## wip/umber
Design top_level, start of the top module:
module top_level(f1,f2,p,in_1,in_2,out,clk,clk2);
input [7:0]in_1, in_2;
input clk;
input clk2;
input [15:0]p;   
input [15:0]f1,f2;  
output [15:0]out;
wire [15:0]a,b;
wire [15:0]r1,r2,r3,r4,r5;
convert inst_1(.float(a), .int8(in_1), .clk(clk));  
convert inst_2(.float(b), .int8(in_2), .clk(clk));
mult inst_3(.B(f1), .C(r1), .A(a), .clk(clk));   
mult inst_4(.B(f2), .C(r2), .A(b), .clk(clk));
main_adder inst_5 (.AA(r1), .BB(r2),.clk(clk), .R_add(r3)); 
mux inst_6(.in1(r4), .in2(p), .sel(clk2), .out(r5));  
main_adder inst_7 (.AA(r3), .BB(r5),.clk(clk), .R_add(r4));  
assign out=r4;
endmodule
make LEC_CHECK=0 ABC_AREA=1 CAP_MARGIN=5 CORE_MARGIN=2 CORE_UTILIZATION=72 CTS_CLUSTER_DIAMETER=86 CTS_CLUSTER_SIZE=14 PLACE_DENSITY=0.42 SETUP_SLACK_MARGIN=-0.22 SLEW_MARGIN=40 finish   # period 7.17 ns
run.sh (not shown) runs the stock make flow with config.mk's settings and CLKGATE_MAP_FILE=.
Seen in the log of wip/umber: GRT-0232 during global routing, after which the run never completed.
Input-level comparison between wip/sierra and wip/umber:
==> flow/config.mk <==
export PLATFORM = sky130hd
export DESIGN_NAME = top_level
export DESIGN_NICKNAME = top_level
export VERILOG_FILES = /design/flow/design.v
export SDC_FILE = /design/flow/constraint.sdc
export NUM_CORES = 4
export LEC_CHECK = 0
export CAP_MARGIN = 20
export CORE_MARGIN = 2
export CORE_UTILIZATION = 16
export SLEW_MARGIN = 20
==> flow/constraint.sdc <==
create_clock -name core_clock -period 13.3 [get_ports {clk}]
set_input_delay 2.6600 -clock core_clock [delete_from_list [all_inputs] [get_ports {clk}]]
set_output_delay 2.6600 -clock core_clock [all_outputs]
set_load 0.01 [all_outputs]
==> results <==
wip/sierra: flow completed, timing, DRC and antenna clean. wip/sierra — tally of unique sky130hd cells used after synthesis about 100% higher, wip/umber as reference. Measured against each other, wip/umber and wip/sierra differ in instance count after placement with tap cells included, the lower figure coming from wip/umber. In wip/sierra relative to wip/umber, area after synthesis had gone up by a few percent. Adder and majority gate portion of the synthesized area: wip/sierra < wip/umber. Comparing wip/umber against wip/sierra, there is no change at all in buffer levels on the longest clock path. Side by side, starting density of the core turned out lower in wip/sierra than in wip/umber.
Edits applied to the flow inputs when going from wip/sierra to wip/garnet:
diff --git a/flow/config.mk b/flow/config.mk
--- a/flow/config.mk
+++ b/flow/config.mk
@@ -8,4 +8,5 @@
 export CAP_MARGIN = 20
 export CORE_MARGIN = 2
-export CORE_UTILIZATION = 16
+export CORE_UTILIZATION = 72
+export SETUP_SLACK_MARGIN = -0.2
 export SLEW_MARGIN = 20
==> flow/constraint.sdc <==
create_clock -name core_clock -period 10.2 [get_ports {clk}]
set_input_delay 2.0400 -clock core_clock [delete_from_list [all_inputs] [get_ports {clk}]]
set_output_delay 2.0400 -clock core_clock [all_outputs]
set_load 0.01 [all_outputs]
| wip/garnet | all stages done | FAIL | negative setup slack |
When wip/garnet is measured against wip/sierra, its synthesis-to-layout area growth turns out 2.3 points lower.
Worst setup slack delta (wip/garnet − wip/sierra): unfavourable
Summary of wip/garnet over wip/sierra: aggregate global-route resource usage picked up an extra 31 points.
On wip/garnet: area taken by flip-flops and latches is 18 um^2 higher than what wip/sierra gave.
Utilization wip/sierra -> wip/garnet: up
In wip/garnet, number of buffers and inverters on the critical path is higher than in wip/sierra.
The higher share of cell area taken by multi-input logic gates came out of wip/garnet.
wip/garnet reports a lower total negative setup slack than wip/sierra does.
Compare wip/garnet and wip/sierra | met2 wire length higher: wip/garnet
Maximum fanout along the worst path: wip/garnet vs wip/sierra down 2
Changes in wip/harbor relative to wip/garnet:
diff --git a/flow/config.mk b/flow/config.mk
--- a/flow/config.mk
+++ b/flow/config.mk
@@ -9,4 +9,4 @@
 export CORE_MARGIN = 2
 export CORE_UTILIZATION = 72
-export SETUP_SLACK_MARGIN = -0.2
+export PLACE_DENSITY = 0.66
 export SLEW_MARGIN = 20
--- outcome ---
- Summary of wip/harbor over wip/garnet: total of hold buffers inserted after clock tree synthesis level, number of gates resized after CTS went up by about 20%.
- On cell total in the yosys stat output, wip/harbor and wip/garnet are basically level.
- wip/harbor never completed, since it errored out during global routing.
- Reported for wip/harbor and wip/garnet, standard cell core area turned out identical to the last digit.

Starting RTL as in the previous note.
Settings: LEC_CHECK=0, ABC_AREA=1, CAP_MARGIN=20, CORE_ASPECT_RATIO=1.81, CORE_MARGIN=2, CORE_UTILIZATION=72, CTS_CLUSTER_DIAMETER=362, CTS_CLUSTER_SIZE=53, HOLD_SLACK_MARGIN=0.29, MAX_ROUTING_LAYER=met4, MIN_ROUTING_LAYER=met1, PLACE_DENSITY_LB_ADDON=0.01, SETUP_SLACK_MARGIN=1.38, SLEW_MARGIN=20; clock period 11.8 ns.
The starting point aborted during 5_1_grt.
Edit:
- ABC_AREA: 1 -> default
- CORE_ASPECT_RATIO: 1.81 -> default
- CORE_UTILIZATION: 72 -> 40
- CTS_CLUSTER_DIAMETER: 362 -> default
- CTS_CLUSTER_SIZE: 53 -> default
- HOLD_SLACK_MARGIN: 0.29 -> default
- MAX_ROUTING_LAYER: met4 -> default
- MIN_ROUTING_LAYER: met1 -> default
- PLACE_DENSITY_LB_ADDON: 0.01 -> default
- SETUP_SLACK_MARGIN: 1.38 -> default
- clock period: 11.8 -> 13.3 ns (I/O delays scaled with it)
- The new run completed without violations
- die area rises by well over a third
- synthesized cell count drops by roughly a tenth
- synthesized area came out higher by a few percent

job 337:
top_level again, from the RTL that the note above started with.
export LEC_CHECK = 0
export ABC_AREA = 1
export CAP_MARGIN = 25
export CELL_PAD_IN_SITES_DETAIL_PLACEMENT = 0
export CORE_MARGIN = 5
export CORE_UTILIZATION = 40
export CTS_CLUSTER_DIAMETER = 319
export CTS_CLUSTER_SIZE = 10
export HOLD_SLACK_MARGIN = 0.25
export MIN_ROUTING_LAYER = met1
export PLACE_DENSITY_LB_ADDON = 0.02
export SLEW_MARGIN = 10
export TNS_END_PERCENT = 85
create_clock -name core_clock -period 15.8 [get_ports {clk}]
The final layout from job 337, which completed every stage, passed the timing, design-rule and antenna checks at the end of the flow.
The following lists how job 7664 was set up differently from job 337:
- a change of SLEW_MARGIN from 10 to 20
- a deleted CTS_CLUSTER_SIZE that had been 10
- a deleted ABC_AREA that had been 1
- a change of CORE_MARGIN from 5 to 2
- a deleted CELL_PAD_IN_SITES_DETAIL_PLACEMENT that had been 0
- a deleted TNS_END_PERCENT that had been 85
- a deleted PLACE_DENSITY_LB_ADDON that had been 0.02
- a deleted MIN_ROUTING_LAYER that had been met1
- a deleted CTS_CLUSTER_DIAMETER that had been 319
- a change of CAP_MARGIN from 25 to 20
- a deleted HOLD_SLACK_MARGIN that had been 0.25
- a change of the clock period (ns, I/O delays scaled along) from 15.8 to 13.5
Findings:
Per the comparison of job 7664 with job 337, height of the die went down by about 0.3%, number of cell instances on the worst register-to-register path decreased by 18% relative to the old numbers. Count of non-filler cells in the finished layout: job 7664 vs job 337 down about 7%. Job 7664: delay of the slowest cell on the worst path is 60 ps lower than what job 337 reported. From job 337 to job 7664 the numbers moved as follows: met1 track utilization from global routing rose 1.9 points; routed wire length shows an increase of 1.6%. Job 7664 falls short of job 337 in design area. Against job 337 as the reference, job 7664 delivers a lower worst setup slack.
#### Input delta (job 7432 over job 7664)
- setting ABC_AREA to 1 for the first time
- changing CORE_UTILIZATION from 40 to 70
- changing the clock period (ns, I/O delays scaled along) from 13.5 to 18.2
## What came out
Job 7432 completed every stage of the flow, and the final layout passed the timing, design-rule and antenna checks. Compared to job 7664, the router laid down less metal wire for job 7432. [compare] base=job 7664 new=job 7432: register-to-register slack shows an increase of 1130 ps; total cells reported by yosys after synthesis shows an increase of 309; required time of the critical path shows an increase of 4750 ps; finished layout cell area shows a reduction of 7.7%; total stage count of the critical path shows an increase of 5.
[inputs] job 4679 vs job 7432
- CORE_UTILIZATION changed from 70 to 72
- CTS_CLUSTER_DIAMETER newly set to 250
- SETUP_SLACK_MARGIN newly set to -0.2
- PLACE_DENSITY_LB_ADDON newly set to 0.16
- the clock period (ns, I/O delays scaled along) changed from 18.2 to 10.2
Results
Job 4679 ends up with higher total non-filler cell area in the finished layout than job 7432 does. In job 4679 the implementation ran to completion but is not tape-out ready, as the final checks report setup timing.
The inputs of job 9480 differ from those of job 4679 as listed below.
- swapping 72 for 69 in CORE_UTILIZATION
- clearing PLACE_DENSITY_LB_ADDON, which used to be 0.16
- clearing SETUP_SLACK_MARGIN, which used to be -0.2
- putting PLACE_DENSITY at 0.66 where nothing was set
- clearing CTS_CLUSTER_DIAMETER, which used to be 250
- clearing ABC_AREA, which used to be 1
- swapping 10.2 for 10.3 in the clock period (ns, I/O delays scaled along)
[summary]
- Compared with job 4679, job 9480 shows a total of cells resized after clock tree synthesis that is about 70% higher.
- Job 9480: flow complete, layout not clean; failing: setup timing
- Job 9480 ended with less global-route usage than job 4679.
- Against job 4679, job 9480 reports a detailed-route via count that is lower.
- Job 9480 vs. job 4679: vertical die size has increased.

Starting RTL as in the previous note.
## top_level
module top_level(f1,f2,p,in_1,in_2,out,clk,clk2);
input [7:0]in_1, in_2;
input clk;
input clk2;
input [15:0]p;   
input [15:0]f1,f2;  
output [15:0]out;
wire [15:0]a,b;
wire [15:0]r1,r2,r3,r4,r5;
convert inst_1(.float(a), .int8(in_1), .clk(clk));  
convert inst_2(.float(b), .int8(in_2), .clk(clk));
mult inst_3(.B(f1), .C(r1), .A(a), .clk(clk));   
mult inst_4(.B(f2), .C(r2), .A(b), .clk(clk));
main_adder inst_5 (.AA(r1), .BB(r2),.clk(clk), .R_add(r3)); 
mux inst_6(.in1(r4), .in2(p), .sel(clk2), .out(r5));  
main_adder inst_7 (.AA(r3), .BB(r5),.clk(clk), .R_add(r4));  
assign out=r4;
endmodule
Settings: LEC_CHECK=0, ABC_AREA=1, CAP_MARGIN=20, CORE_MARGIN=2, CORE_UTILIZATION=72, CTS_CLUSTER_DIAMETER=199, CTS_CLUSTER_SIZE=14, PLACE_DENSITY=0.42, SETUP_SLACK_MARGIN=-0.22, SLEW_MARGIN=40; clock period 7.17 ns.
The baseline failed in global routing.
Then changed:
--- a/flow/config.mk
+++ b/flow/config.mk
@@ -11,6 +11,5 @@
 export CORE_UTILIZATION = 72
-export CTS_CLUSTER_DIAMETER = 199
-export CTS_CLUSTER_SIZE = 14
-export PLACE_DENSITY = 0.42
-export SETUP_SLACK_MARGIN = -0.22
-export SLEW_MARGIN = 40
+export CTS_CLUSTER_DIAMETER = 343
+export CTS_CLUSTER_SIZE = 96
+export SLEW_MARGIN = 20
+export TNS_END_PERCENT = 5
==> flow/constraint.sdc (replaced) <==
create_clock -name core_clock -period 7.4 [get_ports {clk}]
set_input_delay 1.4800 -clock core_clock [delete_from_list [all_inputs] [get_ports {clk}]]
set_output_delay 1.4800 -clock core_clock [all_outputs]
set_load 0.01 [all_outputs]
Effect:
- With this change the flow completed and failed the layout checks on negative setup slack
- area after synthesis is unchanged
- synthesized cell count does not change
- die area is unchanged
Then changed:
--- a/flow/config.mk
+++ b/flow/config.mk
@@ -11,5 +11,5 @@
 export CORE_UTILIZATION = 72
-export CTS_CLUSTER_DIAMETER = 343
-export CTS_CLUSTER_SIZE = 96
+export CTS_CLUSTER_DIAMETER = 225
+export CTS_CLUSTER_SIZE = 72
+export PLACE_DENSITY_LB_ADDON = 0.28
 export SLEW_MARGIN = 20
-export TNS_END_PERCENT = 5
==> flow/constraint.sdc (replaced) <==
create_clock -name core_clock -period 10.6 [get_ports {clk}]
set_input_delay 2.1200 -clock core_clock [delete_from_list [all_inputs] [get_ports {clk}]]
set_output_delay 2.1200 -clock core_clock [all_outputs]
set_load 0.01 [all_outputs]
Effect:
- The changed run finished with negative setup slack left
- worst setup slack improved by 2.8 ns
- final cell count went down by about 4%
- worst hold slack got worse by 0.0047 ns
- via count went down by 12%
- wire length went down by 23%
- final area went down by 4.0%
Then changed:
==> flow/config.mk (replaced) <==
export PLATFORM = sky130hd
export DESIGN_NAME = top_level
export DESIGN_NICKNAME = top_level
export VERILOG_FILES = /design/flow/design.v
export SDC_FILE = /design/flow/constraint.sdc
export NUM_CORES = 4
export LEC_CHECK = 0
export CAP_MARGIN = 20
export CORE_MARGIN = 2
export CORE_UTILIZATION = 24
export SLEW_MARGIN = 20
==> flow/constraint.sdc (replaced) <==
create_clock -name core_clock -period 18.2 [get_ports {clk}]
set_input_delay 3.6400 -clock core_clock [delete_from_list [all_inputs] [get_ports {clk}]]
set_output_delay 3.6400 -clock core_clock [all_outputs]
set_load 0.01 [all_outputs]
Outcome:
- Now the flow produced a clean layout
- setup slack is better by 2.9 ns
- clock-buffer cell count is higher by 2
- critical path depth stays the same

Starting RTL as in the previous note.
clock: 7.4 ns
lec_check: 0
abc_area: 1
cap_margin: 20
core_aspect_ratio: 0.5
core_margin: 2
core_utilization: 72
cts_cluster_diameter: 397
cts_cluster_size: 96
slew_margin: 20
tns_end_percent: 5
The first run finished but fails on setup timing.
Change:
CORE_ASPECT_RATIO = default   (was 0.5)
CTS_CLUSTER_DIAMETER = 209   (was 397)
PLACE_DENSITY = 0.36   (was default)
The changed run completed, yet does not pass: setup timing. Register-to-register slack gets worse by 1.4 ns. Non-clock buffer count went up by 21. Cell area went up by about 0.9%. Via count went up by about 11%. Global-route usage went up by 5.9 points. Synthesized cell count stays the same.
Change:
ABC_AREA = default   (was 1)
CTS_CLUSTER_DIAMETER = default   (was 209)
CTS_CLUSTER_SIZE = 32   (was 96)
PLACE_DENSITY = 0.66   (was 0.36)
TNS_END_PERCENT = 35   (was 5)
clock period = 10.3 ns   (was 7.4 ns; I/O delays follow)
After rerunning: The changed run finished but failed the layout checks on setup timing. Wire length drops by about a fifth. Worst setup slack gains 2.6 ns. First-iteration DRC count drops by well over a third. Global-route usage came out lower by 8.1 points. Design area climbs slightly.

Setup of try-indigo:
top_level again, from the RTL that the note above started with.
export LEC_CHECK = 0
export ABC_AREA = 0
export CAP_MARGIN = 20
export CORE_ASPECT_RATIO = 1.2
export CORE_MARGIN = 7
export CORE_UTILIZATION = 40
export CTS_CLUSTER_SIZE = 93
export GPL_ROUTABILITY_DRIVEN = 1
export HOLD_SLACK_MARGIN = 0.04
export MAX_ROUTING_LAYER = met4
export SLEW_MARGIN = 0
export TNS_END_PERCENT = 100
create_clock -name core_clock -period 17.6 [get_ports {clk}]
For try-garnet, these inputs were changed with respect to try-indigo:
Settings: putting PLACE_DENSITY_LB_ADDON at 0.24 where nothing was set; clearing GPL_ROUTABILITY_DRIVEN, which used to be 1; swapping 100 for 60 in TNS_END_PERCENT; swapping 0 for 25 in SLEW_MARGIN; clearing CTS_CLUSTER_SIZE, which used to be 93; swapping 0 for 1 in ABC_AREA; swapping 17.6 for 7.93 in the clock period (ns, I/O delays scaled along).
Notes after the runs:
The layout from try-garnet, despite a flow that completed every stage, fails the layout checks, with the failing checks listed as negative setup slack. try-garnet ends up with lower area of the core than try-indigo does. try-garnet vs try-indigo: critical path data arrival time down. When try-garnet is set beside try-indigo, its combined buffer and inverter count along the critical path turns out to be 1 larger. Taking try-indigo as the reference point, the share of cell area taken by muxes after synthesis of try-garnet falls by 5.2 points.
> inputs changed (try-garnet -> try-sierra)
Settings: TNS_END_PERCENT now 75, was 60; PLACE_DENSITY_LB_ADDON no longer set, was 0.24; ABC_AREA now 0, was 1; SLEW_MARGIN now 0, was 25; GPL_ROUTABILITY_DRIVEN now 0, previously not set; the clock period (ns, I/O delays scaled along) now 17.6, was 7.93.
[summary]
Per the final summary, try-sierra finished and its layout is clean on timing, DRC and antenna. Per the comparison of try-sierra with try-garnet, met3 demand-to-capacity share in global routing closely matched the old numbers, worst slew margin relative to its limit increased by 2.8 points relative to the old numbers. Compared to try-garnet, try-sierra has count of clock-buffer cells in the layout 1 higher.
